==> inputs of v18 <==
## Controller_FIR
module Controller_FIR (
	input	[7:0] 	VPPG,             
	input 		  	Find_Setting,     
	input 		  	CLK,              
	input 		  	rst_n,            
	output 	[6:0] 	DC_Comp,          
	output 	[3:0] 	pga_Gain,         
	output 		  	LED_IR,           
	output 		  	LED_RED,          
	output  [19:0] 	Out_RED_Filtered, 
	output  [19:0] 	Out_IR_Filtered,  
	output  [3:0] 	LED_Drive         
);
	wire [7:0] IR_ADC_Value, RED_ADC_Value;
	wire 	   CLK_Filter;
	reg        CLK_Filter_q;    
	wire       Filter_En;       
	always @(posedge CLK or negedge rst_n) begin
		if (!rst_n) CLK_Filter_q <= 1'b0;
		else        CLK_Filter_q <= CLK_Filter;
	end
	assign Filter_En = CLK_Filter & ~CLK_Filter_q;
    Controller ct(  .Vppg(VPPG), 
                    .Find_Setting(Find_Setting), 
                    .CLK(CLK), 
                    .rst_n(rst_n), 
                    .DC_Comp(DC_Comp), 
                    .PGA_Gain(pga_Gain), 
                    .CLK_Filter(CLK_Filter), 
                    .LED_IR(LED_IR), 
                    .LED_RED(LED_RED),
                    .IR_ADC_Value(IR_ADC_Value), 
  ...
make LEC_CHECK=0 ABC_AREA=0 CAP_MARGIN=20 CELL_PAD_IN_SITES_DETAIL_PLACEMENT=2 CELL_PAD_IN_SITES_GLOBAL_PLACEMENT=3 CORE_MARGIN=4 CORE_UTILIZATION=47 CTS_CLUSTER_DIAMETER=66 HOLD_SLACK_MARGIN=0.23 MAX_ROUTING_LAYER=met5 MIN_ROUTING_LAYER=met2 PLACE_DENSITY_LB_ADDON=0.23 SLEW_MARGIN=20 finish   # period 6.22 ns
run.sh (not shown) runs the stock make flow with config.mk's settings and CLKGATE_MAP_FILE=.
==> inputs of v2, as changes to v18 <==
==> flow/config.mk (replaced) <==
export PLATFORM = sky130hd
export DESIGN_NAME = Controller_FIR
export DESIGN_NICKNAME = Controller_FIR
export VERILOG_FILES = /design/flow/design.v
export SDC_FILE = /design/flow/constraint.sdc
export NUM_CORES = 4
export LEC_CHECK = 0
export ABC_AREA = 0
export CAP_MARGIN = 30
export CELL_PAD_IN_SITES_DETAIL_PLACEMENT = 2
export CELL_PAD_IN_SITES_GLOBAL_PLACEMENT = 3
export CORE_MARGIN = 5
export CORE_UTILIZATION = 47
export CTS_CLUSTER_DIAMETER = 36
export PLACE_DENSITY_LB_ADDON = 0.24
export SETUP_SLACK_MARGIN = 1.72
export SLEW_MARGIN = 20
export TNS_END_PERCENT = 50
==> flow/constraint.sdc (replaced) <==
create_clock -name core_clock -period 10.6 [get_ports {CLK}]
set_input_delay 2.1200 -clock core_clock [delete_from_list [all_inputs] [get_ports {CLK}]]
set_output_delay 2.1200 -clock core_clock [all_outputs]
set_load 0.01 [all_outputs]
==> inputs of v12, as changes to v18 <==
==> flow/config.mk (replaced) <==
export PLATFORM = sky130hd
export DESIGN_NAME = Controller_FIR
export DESIGN_NICKNAME = Controller_FIR
export VERILOG_FILES = /design/flow/design.v
export SDC_FILE = /design/flow/constraint.sdc
export NUM_CORES = 4
export LEC_CHECK = 0
export CAP_MARGIN = 20
export CORE_MARGIN = 2
export CORE_UTILIZATION = 65
export CTS_CLUSTER_DIAMETER = 280
export SLEW_MARGIN = 20
==> flow/constraint.sdc (replaced) <==
create_clock -name core_clock -period 5.92 [get_ports {CLK}]
set_input_delay 1.1840 -clock core_clock [delete_from_list [all_inputs] [get_ports {CLK}]]
set_output_delay 1.1840 -clock core_clock [all_outputs]
set_load 0.01 [all_outputs]
==> notes <==
Against v18, the via count of v2 is smaller by 21%.
Of v18 and v12, v18 has the higher clock skew (gap 8.5 ps).
Count of clock-buffer cells in the layout, lowest first: v12, v18, v2.
The lowest setup slack belongs to v18, the highest to v2.
Final cell count: v2 is higher than v18 (0.93%).
The highest routed wire length belongs to v2, the lowest to v12.
Global-route usage, highest first: v18, v2, v12.
v2 finished with timing, DRC and antenna clean. v12 finished with setup timing left. v18 finished but fails on setup timing.
==> figures <==
|  | v12 | v2 | v18 |
|---|---|---|---|
| Outcome | failed layout checks | no timing/DRC/antenna violations | failed layout checks |
| Layout check failures | setup timing | - | setup timing |
| Post-route clock skew | 20.3 ps | 41.8 ps | 28.8 ps |
| Ratio of layout area to synthesized area | 1.104x | 1.152x | 1.127x |
| Fin util | 72.3% | 54.5% | 53.3% |
| Flop share of the area | 34.4% | 32.9% | 33.7% |
| Minimum setup slack in the final design | -368 ps | 2460 ps | -986 ps |
| Max-slew headroom at the worst pin | 24.5% | 26.7% | 20.2% |
| Initial antenna violation count | 2 | 9 | 10 |
| Worst Hold Endpoint | ct.currentState[2]$_DFF_PN0_ | ct.currentState[1]$_DFF_PN0_ | ct.currentState[0]$_DFF_PN1_ |
| Number of post-CTS setup repair buffers | 33 | 0 | 16 |
| Data required time of the critical path | 6480 ps | 11320 ps | 6870 ps |
| Number of ordinary and repair buffers in the finished layout | 186 | 115 | 178 |
| Launch point of the critical path | ir.order[0][1]$_DFFE_PN0P_ | ir.order[1][1]$_DFFE_PN0P_ | ir.order[1][1]$_DFFE_PN0P_ |
| Placement Cell Area | 70300 µm² | 70500 µm² | 71000 µm² |
| Maximum number of pins on one net before global-route repair | 260 | 190 | 190 |
| Worst R2R End | ir.output_data[18]$_DFFE_PN0P_ | ir.output_data[19]$_DFFE_PN0P_ | ir.output_data[18]$_DFFE_PN0P_ |


==> inputs of fjord <==
Starting RTL as in the previous note.
Settings: LEC_CHECK=0, ABC_AREA=1, CAP_MARGIN=30, CELL_PAD_IN_SITES_DETAIL_PLACEMENT=0, CELL_PAD_IN_SITES_GLOBAL_PLACEMENT=3, CORE_MARGIN=5, CORE_UTILIZATION=29, CTS_CLUSTER_DIAMETER=36, PLACE_DENSITY_LB_ADDON=0.24, SETUP_SLACK_MARGIN=2.71, SLEW_MARGIN=35, TNS_END_PERCENT=50; clock period 10.6 ns.
==> maple (differences from fjord) <==
==> flow/config.mk (replaced) <==
export PLATFORM = sky130hd
export DESIGN_NAME = Controller_FIR
export DESIGN_NICKNAME = Controller_FIR
export VERILOG_FILES = /design/flow/design.v
export SDC_FILE = /design/flow/constraint.sdc
export NUM_CORES = 4
export LEC_CHECK = 0
export ABC_AREA = 0
export CAP_MARGIN = 30
export CELL_PAD_IN_SITES_DETAIL_PLACEMENT = 0
export CELL_PAD_IN_SITES_GLOBAL_PLACEMENT = 1
export CORE_MARGIN = 2
export CORE_UTILIZATION = 70
export CTS_CLUSTER_DIAMETER = 36
export CTS_CLUSTER_SIZE = 14
export SETUP_SLACK_MARGIN = 1.72
export SLEW_MARGIN = 20
export TNS_END_PERCENT = 50
==> flow/constraint.sdc (replaced) <==
create_clock -name core_clock -period 7.05 [get_ports {CLK}]
set_input_delay 1.4100 -clock core_clock [delete_from_list [all_inputs] [get_ports {CLK}]]
set_output_delay 1.4100 -clock core_clock [all_outputs]
set_load 0.01 [all_outputs]
==> results_dict.tcl <==
# collected from the flow reports
set metrics [dict create \
    common_cells "nand2_1 (2448), inv_1 (1129), dfrtp_1 (875)" \
    die_h_um 499 \
    synthMuxAreaShare 0 \
    clk-insertion-delay-late_ns 0.91 \
    yosysCellCount 8022 \
    period_minus_slack_ns 6.38 \
    status "finished clean" \
    fin_skew_ns 0.0656 \
    period_used_share 0.602 \
    aoi_share 0.0907 \
    rows 179 \
]
The numbers above come from fjord.

==> results_dict.tcl <==
# collected from the flow reports
set metrics [dict create \
    fin_skew_ns 0.0353 \
    aoi_share 0.104 \
    status "finished clean" \
    synthMuxAreaShare 0.00448 \
    rows 114 \
    die_h_um 316 \
    yosysCellCount 7056 \
    period_used_share 0.886 \
]
The numbers above come from maple.



==> run a: inputs <==
==> flow/design.v <==
module Controller(Vppg, Find_Setting, CLK, rst_n, DC_Comp, PGA_Gain, CLK_Filter, LED_IR, LED_RED, IR_ADC_Value, RED_ADC_Value, LED_Drive);
input 		CLK;							 
input 		rst_n;							 
input 		Find_Setting;					 
input[7:0] 	Vppg;							 
output reg 			LED_IR;					 
output reg 			LED_RED;				 
output reg			CLK_Filter;				 
output reg  [3:0] 	LED_Drive;				 
output reg  [3:0] 	PGA_Gain;				 
output reg  [6:0] 	DC_Comp;				 
output reg  [7:0]   IR_ADC_Value;			 
output reg  [7:0]   RED_ADC_Value;			 
parameter 		 MAX_RAND_VOLTAGE = 250;
parameter 		 MIN_RAND_VOLTAGE = 5;
parameter		 MITTEL_VOLTAGE   = 127;
localparam[2:0]  INITIAL 			    = 3'b001;  
localparam[2:0]  IDLE         		    = 3'b010;  
localparam[2:0]  FIND_SETTING			= 3'b000;
localparam[2:0]  SWEEP_DC_COMP  		= 3'b011;  
localparam[2:0]  INCREASE_PGA_GAIN      = 3'b100;  
localparam[2:0]  OSCILLATE   	     	= 3'b101;  
localparam[2:0]  FIRST_DC_COMP   		= 3'b110;  
reg [9:0]  	counter;						 
reg [3:0] 	gaintemp;						
reg [3:0] 	PGA_Gain_IR;					 
reg [3:0] 	PGA_Gain_RED;					 
reg [2:0]   currentState, nextState;		 
reg [7:0]   DC_left, DC_right, DC_Comp_temp;  
reg [6:0]   DC_Comp_IR;						 
reg [6:0]   DC_Comp_RED; 				     
reg [1:0]	red_on_flag; 					 
reg [9:0]   min_index;						 
reg [9:0]   max_index;						 
reg [7:0]  	temp_min;						 
reg [7:0]  	temp_max;						 
reg [3:0]   gaintemp_max;
reg [3:0]   gaintemp_min;
reg 		start;
always@(posedge CLK or negedge rst_n) begin
	if(~rst_n)begin
		currentState  <= INITIAL;	
	end
    else begin 
		currentState  <= nextState;
	end
end
always@(posedge CLK) begin
	if(counter == 999) begin
			counter <= 0;
		end
		else if(counter >= 0) begin
		counter <= counter + 1;
		end
	 case(currentState)
		INITIAL: begin  
			nextState          <= FIND_SETTING;
			counter		       <= 0;
			PGA_Gain_RED 	   <= 0;
			PGA_Gain_IR		   <= 0;
			DC_Comp_temp	   <= 0;
			DC_Comp_IR 	       <= 0;
			DC_Comp_RED        <= 0; 
			red_on_flag        <= 1;  
			temp_min		   <= 255;
			temp_max           <= 0;
			min_index		   <= 0;
			max_index 		   <= 0;
			LED_IR			   <= 0;
			LED_RED			   <= 1;
			PGA_Gain		   <= 4'd0;
			gaintemp  		   <= 15;
			LED_Drive 	       <= 8;
			CLK_Filter         <= 0;
			gaintemp_max       <= 0;
			gaintemp_min       <= 0;
			start <= 0;
			DC_Comp            <= 0;
			IR_ADC_Value       <= 0;
			RED_ADC_Value      <= 0;
		end
		FIND_SETTING: begin  
		if(Find_Setting) begin
			nextState <= IDLE;
			end
		end
		IDLE: begin  
			DC_left	  <= 0;
			DC_right  <= MITTEL_VOLTAGE; 
            case(red_on_flag)   
                0: begin   
					nextState <= FIRST_DC_COMP;
		   		    LED_IR    <= 1;
		            LED_RED   <= 0;
                    DC_Comp   <= 0;
					temp_min  <= 255;
					temp_max  <= 0;
				end
				1: begin   
					nextState <= FIRST_DC_COMP;
		   			LED_IR    <= 0;
		   		    LED_RED   <= 1;
                    DC_Comp   <= 0; 	
					temp_min  <= 255;
					temp_max  <= 0;
				end 
				2: begin   
					if (Vppg < temp_min && LED_RED == 1) begin
		 				temp_min  <= Vppg;
		 				min_index <= counter;  
		 				nextState <= IDLE;
					end
					if (Vppg > temp_max && LED_RED == 1) begin
		 				temp_max  <= Vppg;
		 				max_index <= counter;  
						nextState <= IDLE;
					end
					if (counter == 999 && LED_RED == 1)begin  
						nextState <= SWEEP_DC_COMP;  
					end	
					if(LED_IR == 1) begin
						nextState <= SWEEP_DC_COMP;
					end				    
				end
                default:;
            endcase
		end 
		FIRST_DC_COMP:begin	 
			if ((DC_right - DC_left) > 1)begin 
				if(Vppg < MITTEL_VOLTAGE)begin
					DC_right 	    <= 	DC_Comp;
					DC_Comp_temp	<=  DC_Comp + DC_left;
					DC_Comp  		<=  DC_Comp_temp >>1;
				end else if(Vppg > MITTEL_VOLTAGE)begin
					DC_left 	    <=	DC_Comp;
					DC_Comp_temp 	<=  DC_Comp + DC_right;
					DC_Comp 	    <=  DC_Comp_temp >> 1;
				end else begin
					DC_left			<=	DC_Comp;
					DC_right		<=	DC_Comp;
				end	
			end else begin
				red_on_flag     	<=	 2;
				nextState			<= 	IDLE;					
			end
	    end
		SWEEP_DC_COMP: begin   
				if (counter < (((min_index +max_index) >> 1) + 7) && counter >= (((min_index + max_index) >> 1) - 7))begin 
					if(Vppg < MITTEL_VOLTAGE)begin
						DC_right 	    <= 	DC_Comp;
						DC_Comp_temp	<=  DC_Comp + DC_left;
						DC_Comp  		<=  DC_Comp_temp >>1;
					end else if(Vppg > MITTEL_VOLTAGE)begin
						DC_left 	    <=	DC_Comp;
						DC_Comp_temp    <=  DC_Comp + DC_right;
						DC_Comp 	    <=  DC_Comp_temp >> 1;
					end else begin
						DC_left			<=	DC_Comp;
						DC_right		<=	DC_Comp;
						nextState 		<= INCREASE_PGA_GAIN;
					end	
				end else if (counter >= (((min_index +max_index) >> 1) + 7)) begin 
					nextState	    <= INCREASE_PGA_GAIN;
				end         
		end
		INCREASE_PGA_GAIN: begin  
			if((counter >= max_index) && counter <= (max_index + 4'd15)) begin  
				if(Vppg < MAX_RAND_VOLTAGE) begin
					PGA_Gain <= PGA_Gain + 4'd1;
				end
				else begin
					gaintemp_max <= PGA_Gain;   
				end
				if(counter == (max_index + 4'd15)) begin   
					PGA_Gain <= 4'd0;
					start <= 1;
				end
			end
			if(start) begin
				start <= 0;
				if(2000 < gaintemp_max) begin
					red_on_flag    <= 0 ;
					counter    	   <= 0;  
					if(LED_IR) begin					 
						DC_Comp_IR    <= DC_Comp;		 
						PGA_Gain_IR   <= gaintemp_min; 	 
						nextState     <= OSCILLATE;
						PGA_Gain      <= 4'd0;  
						gaintemp      <= 15;
						gaintemp_max  <= 0;
						gaintemp_min  <= 0;
					end
					if(LED_RED) begin
						DC_Comp_RED   <= DC_Comp;		 
						PGA_Gain_RED  <= gaintemp_min;   
						nextState  	  <= IDLE; 			 
						PGA_Gain   	  <= 4'd0; 			 
						gaintemp      <= 15;
						gaintemp_max  <= 0;
						gaintemp_min  <= 0;
						LED_RED	      <= 0;
						LED_IR	      <= 1;
					end
				end
				else begin	
					red_on_flag 	  <= 0 ;
					counter    	      <= 0;  
					if(LED_IR) begin
						DC_Comp_IR    <= DC_Comp;		     
						PGA_Gain_IR   <= gaintemp_max; 		 
						nextState     <= OSCILLATE;			 
						PGA_Gain      <= 4'd0;  
						gaintemp      <= 15;
						gaintemp_max  <= 0;
						gaintemp_min  <= 0;
						LED_RED	      <= 1;
						LED_IR	      <= 0;
					end
					if(LED_RED) begin
						DC_Comp_RED   <= DC_Comp;			 
						PGA_Gain_RED  <= gaintemp_max;		 
						nextState     <= IDLE; 				 
						PGA_Gain      <= 4'd0; 				 
						gaintemp      <= 15;
						gaintemp_max  <= 0;
						gaintemp_min  <= 0;
						LED_RED	  	  <= 0;
						LED_IR	      <= 1;
					end
				end
			end
		end 
		OSCILLATE: begin  
			CLK_Filter <=~CLK_Filter;  
			if(counter == 9) begin	  
				LED_RED <= ~LED_RED; 
				LED_IR  <= ~LED_IR;
				counter <= 0;  
				if(LED_IR) begin
					DC_Comp  	  <= DC_Comp_RED;
					PGA_Gain 	  <= PGA_Gain_RED;
					IR_ADC_Value  <= Vppg;  
				end
				if(LED_RED) begin
					DC_Comp 	  <= DC_Comp_IR;
					PGA_Gain 	  <= PGA_Gain_IR;
					RED_ADC_Value <= Vppg;  
				end
			end	
		end
		default: nextState <= IDLE;
	endcase
end
endmodule
module FIR_Filter(
    input wire CLK,                  
    input wire CLK_Filter,           
    input wire [7:0] input_data,     
    input wire rst_n,                
    output reg [19:0] output_data    
);
parameter NUM_SHI_REGS = 22;	 
parameter NUM_ADD_REGS = 11;     
reg     [7:0]   shift_regs   [NUM_SHI_REGS-1:0];   
reg     [8:0]   add_regs     [NUM_ADD_REGS-1:0];   
reg 	[16:0]  order[NUM_ADD_REGS-1:0];  
wire    [7:0]   COEFFICIENTS [NUM_ADD_REGS-1:0];   
assign COEFFICIENTS[0]  =    8'd2;
assign COEFFICIENTS[1]  =    8'd10;
assign COEFFICIENTS[2]  =    8'd16;
assign COEFFICIENTS[3]  =    8'd28;
assign COEFFICIENTS[4]  =    8'd43;
assign COEFFICIENTS[5]  =    8'd60;
assign COEFFICIENTS[6]  =    8'd78;
assign COEFFICIENTS[7]  =    8'd95;
assign COEFFICIENTS[8]  =    8'd111;
assign COEFFICIENTS[9]  =    8'd122;
assign COEFFICIENTS[10] =    8'd128;
always @(posedge CLK or negedge rst_n) begin
    if (!rst_n) begin
        shift_regs[0]  <= 8'b0;
        shift_regs[1]  <= 8'b0;
        shift_regs[2]  <= 8'b0;
        shift_regs[3]  <= 8'b0;
        shift_regs[4]  <= 8'b0;
        shift_regs[5]  <= 8'b0;
        shift_regs[6]  <= 8'b0;
        shift_regs[7]  <= 8'b0;
        shift_regs[8]  <= 8'b0;
        shift_regs[9]  <= 8'b0;
        shift_regs[10] <= 8'b0;
        shift_regs[11] <= 8'b0;
        shift_regs[12] <= 8'b0;
        shift_regs[13] <= 8'b0;
        shift_regs[14] <= 8'b0;
        shift_regs[15] <= 8'b0;
        shift_regs[16] <= 8'b0;
        shift_regs[17] <= 8'b0;
        shift_regs[18] <= 8'b0;
        shift_regs[19] <= 8'b0;
        shift_regs[20] <= 8'b0;
        shift_regs[21] <= 8'b0;
        add_regs[0]  <= 9'b0;
        add_regs[1]  <= 9'b0;
        add_regs[2]  <= 9'b0;
        add_regs[3]  <= 9'b0;
        add_regs[4]  <= 9'b0;
        add_regs[5]  <= 9'b0;
        add_regs[6]  <= 9'b0;
        add_regs[7]  <= 9'b0;
        add_regs[8]  <= 9'b0;
        add_regs[9]  <= 9'b0;
        add_regs[10] <= 9'b0;
        order[0]  <= 17'b0;
        order[1]  <= 17'b0;
        order[2]  <= 17'b0;
        order[3]  <= 17'b0;
        order[4]  <= 17'b0;
        order[5]  <= 17'b0;
        order[6]  <= 17'b0;
        order[7]  <= 17'b0;
        order[8]  <= 17'b0;
        order[9]  <= 17'b0;
        order[10] <= 17'b0;
        output_data <= 20'd0;
    end else if (CLK_Filter) begin
        shift_regs[0]  <= input_data;
        shift_regs[1]  <= shift_regs[0];
        shift_regs[2]  <= shift_regs[1];
        shift_regs[3]  <= shift_regs[2];
        shift_regs[4]  <= shift_regs[3];
        shift_regs[5]  <= shift_regs[4];
        shift_regs[6]  <= shift_regs[5];
        shift_regs[7]  <= shift_regs[6];
        shift_regs[8]  <= shift_regs[7];
        shift_regs[9]  <= shift_regs[8];
        shift_regs[10] <= shift_regs[9];
        shift_regs[11] <= shift_regs[10];
        shift_regs[12] <= shift_regs[11];
        shift_regs[13] <= shift_regs[12];
        shift_regs[14] <= shift_regs[13];
        shift_regs[15] <= shift_regs[14];
        shift_regs[16] <= shift_regs[15];
        shift_regs[17] <= shift_regs[16];
        shift_regs[18] <= shift_regs[17];
        shift_regs[19] <= shift_regs[18];
        shift_regs[20] <= shift_regs[19];
        shift_regs[21] <= shift_regs[20];
        add_regs[0]     <= shift_regs[0] + shift_regs[21];
        add_regs[1]     <= shift_regs[1] + shift_regs[20];
        add_regs[2]     <= shift_regs[2] + shift_regs[19];
        add_regs[3]     <= shift_regs[3] + shift_regs[18];
        add_regs[4]     <= shift_regs[4] + shift_regs[17];
        add_regs[5]     <= shift_regs[5] + shift_regs[16];
        add_regs[6]     <= shift_regs[6] + shift_regs[15];
        add_regs[7]     <= shift_regs[7] + shift_regs[14];
        add_regs[8]     <= shift_regs[8] + shift_regs[13];
        add_regs[9]     <= shift_regs[9] + shift_regs[12];
        add_regs[10]    <= shift_regs[10] + shift_regs[11];
        order[0]    <= COEFFICIENTS[0] * add_regs[0];
        order[1]    <= COEFFICIENTS[1] * add_regs[1];
        order[2]    <= COEFFICIENTS[2] * add_regs[2];
        order[3]    <= COEFFICIENTS[3] * add_regs[3];
        order[4]    <= COEFFICIENTS[4] * add_regs[4];
        order[5]    <= COEFFICIENTS[5] * add_regs[5];
        order[6]    <= COEFFICIENTS[6] * add_regs[6];
        order[7]    <= COEFFICIENTS[7] * add_regs[7];
        order[8]    <= COEFFICIENTS[8] * add_regs[8];
        order[9]    <= COEFFICIENTS[9] * add_regs[9];
        order[10]   <= COEFFICIENTS[10] * add_regs[10];
	    output_data <=   order[0] + order[1] + order[2] + order[3] 
                       + order[4] + order[5] + order[6] + order[7] 
                       + order[8] + order[9] + order[10];
    end
end
endmodule
module Controller_FIR (
	input	[7:0] 	VPPG,             
	input 		  	Find_Setting,     
	input 		  	CLK,              
	input 		  	rst_n,            
	output 	[6:0] 	DC_Comp,          
	output 	[3:0] 	pga_Gain,         
	output 		  	LED_IR,           
	output 		  	LED_RED,          
	output  [19:0] 	Out_RED_Filtered, 
	output  [19:0] 	Out_IR_Filtered,  
	output  [3:0] 	LED_Drive         
);
	wire [7:0] IR_ADC_Value, RED_ADC_Value;
	wire 	   CLK_Filter;
	reg        CLK_Filter_q;    
	wire       Filter_En;       
	always @(posedge CLK or negedge rst_n) begin
		if (!rst_n) CLK_Filter_q <= 1'b0;
		else        CLK_Filter_q <= CLK_Filter;
	end
	assign Filter_En = CLK_Filter & ~CLK_Filter_q;
    Controller ct(  .Vppg(VPPG), 
                    .Find_Setting(Find_Setting), 
                    .CLK(CLK), 
                    .rst_n(rst_n), 
                    .DC_Comp(DC_Comp), 
                    .PGA_Gain(pga_Gain), 
                    .CLK_Filter(CLK_Filter), 
                    .LED_IR(LED_IR), 
                    .LED_RED(LED_RED),
                    .IR_ADC_Value(IR_ADC_Value), 
                    .RED_ADC_Value(RED_ADC_Value), 
                    .LED_Drive(LED_Drive)); 
	FIR_Filter red( .CLK(CLK),
                    .CLK_Filter(Filter_En), 
                    .input_data(RED_ADC_Value),
                    .rst_n(rst_n),  
                    .output_data(Out_RED_Filtered));
	FIR_Filter ir(  .CLK(CLK),
                    .CLK_Filter(Filter_En), 
                    .input_data(IR_ADC_Value),
                    .rst_n(rst_n),  
                    .output_data(Out_IR_Filtered));
endmodule
==> flow/run.sh <==
#!/bin/bash
# the make line also repeats each setting of config.mk as NAME=value (left out here)
make -C /OpenROAD-flow-scripts/flow DESIGN_CONFIG=/design/flow/config.mk WORK_HOME=/design/flow/orfs CLKGATE_MAP_FILE= finish
==> flow/config.mk <==
export PLATFORM = sky130hd
export DESIGN_NAME = Controller_FIR
export DESIGN_NICKNAME = Controller_FIR
export VERILOG_FILES = /design/flow/design.v
export SDC_FILE = /design/flow/constraint.sdc
export NUM_CORES = 4
export LEC_CHECK = 0
export ABC_AREA = 1
export CAP_MARGIN = 5
export CORE_MARGIN = 2
export CORE_UTILIZATION = 66
export SLEW_MARGIN = 20
export TNS_END_PERCENT = 5
==> flow/constraint.sdc <==
create_clock -name core_clock -period 4.27 [get_ports {CLK}]
set_input_delay 0.8540 -clock core_clock [delete_from_list [all_inputs] [get_ports {CLK}]]
set_output_delay 0.8540 -clock core_clock [all_outputs]
set_load 0.01 [all_outputs]
==> run b: changes against run a <==
==> flow/config.mk (replaced) <==
export PLATFORM = sky130hd
export DESIGN_NAME = Controller_FIR
export DESIGN_NICKNAME = Controller_FIR
export VERILOG_FILES = /design/flow/design.v
export SDC_FILE = /design/flow/constraint.sdc
export NUM_CORES = 4
export LEC_CHECK = 0
export CAP_MARGIN = 20
export CORE_MARGIN = 2
export CORE_UTILIZATION = 72
export CTS_CLUSTER_DIAMETER = 280
export CTS_CLUSTER_SIZE = 21
export SETUP_SLACK_MARGIN = 0.42
export SLEW_MARGIN = 20
==> flow/constraint.sdc (replaced) <==
create_clock -name core_clock -period 5.92 [get_ports {CLK}]
set_input_delay 1.1840 -clock core_clock [delete_from_list [all_inputs] [get_ports {CLK}]]
set_output_delay 1.1840 -clock core_clock [all_outputs]
set_load 0.01 [all_outputs]
==> run c: changes against run a <==
--- a/flow/config.mk
+++ b/flow/config.mk
@@ -6,8 +6,10 @@
 export NUM_CORES = 4
 export LEC_CHECK = 0
 export ABC_AREA = 1
-export CAP_MARGIN = 5
+export CAP_MARGIN = 20
 export CORE_MARGIN = 2
-export CORE_UTILIZATION = 66
+export CORE_UTILIZATION = 72
+export CTS_CLUSTER_DIAMETER = 224
+export PLACE_DENSITY_LB_ADDON = 0.02
 export SLEW_MARGIN = 20
 export TNS_END_PERCENT = 5
==> flow/constraint.sdc (replaced) <==
create_clock -name core_clock -period 4.02 [get_ports {CLK}]
set_input_delay 0.8040 -clock core_clock [delete_from_list [all_inputs] [get_ports {CLK}]]
set_output_delay 0.8040 -clock core_clock [all_outputs]
set_load 0.01 [all_outputs]
==> reports/qor.yml <==
final_util: 0.8177
comb_cells: 5663
yosys.stat.seqShare: 0.3712
check.faults: "negative setup slack"
syn_avg_cell_area_um2: 8.650
grt.met3_usage: 0.05573
fillCellCount: 6116
layout_setup_ws_ns: -1.696
h-tree-depth: 3
outcome: "complete, but fails checks"
setup_viol: 34
netlist_area_um2: 69390
# the run above: run c

==> reports/qor.yml <==
final_util: 0.7750
setup_viol: 18
check.faults: "negative setup slack"
layout_setup_ws_ns: -0.4387
outcome: "complete, but fails checks"
h-tree-depth: 2
netlist_area_um2: 67940
# the run above: run b

==> reports/qor.yml <==
outcome: "complete, but fails checks"
check.faults: "negative setup slack"
layout_setup_ws_ns: -1.458
setup_viol: 29
yosys.stat.seqShare: 0.3712
fillCellCount: 7866
h-tree-depth: 3
netlist_area_um2: 69390
# the run above: run a

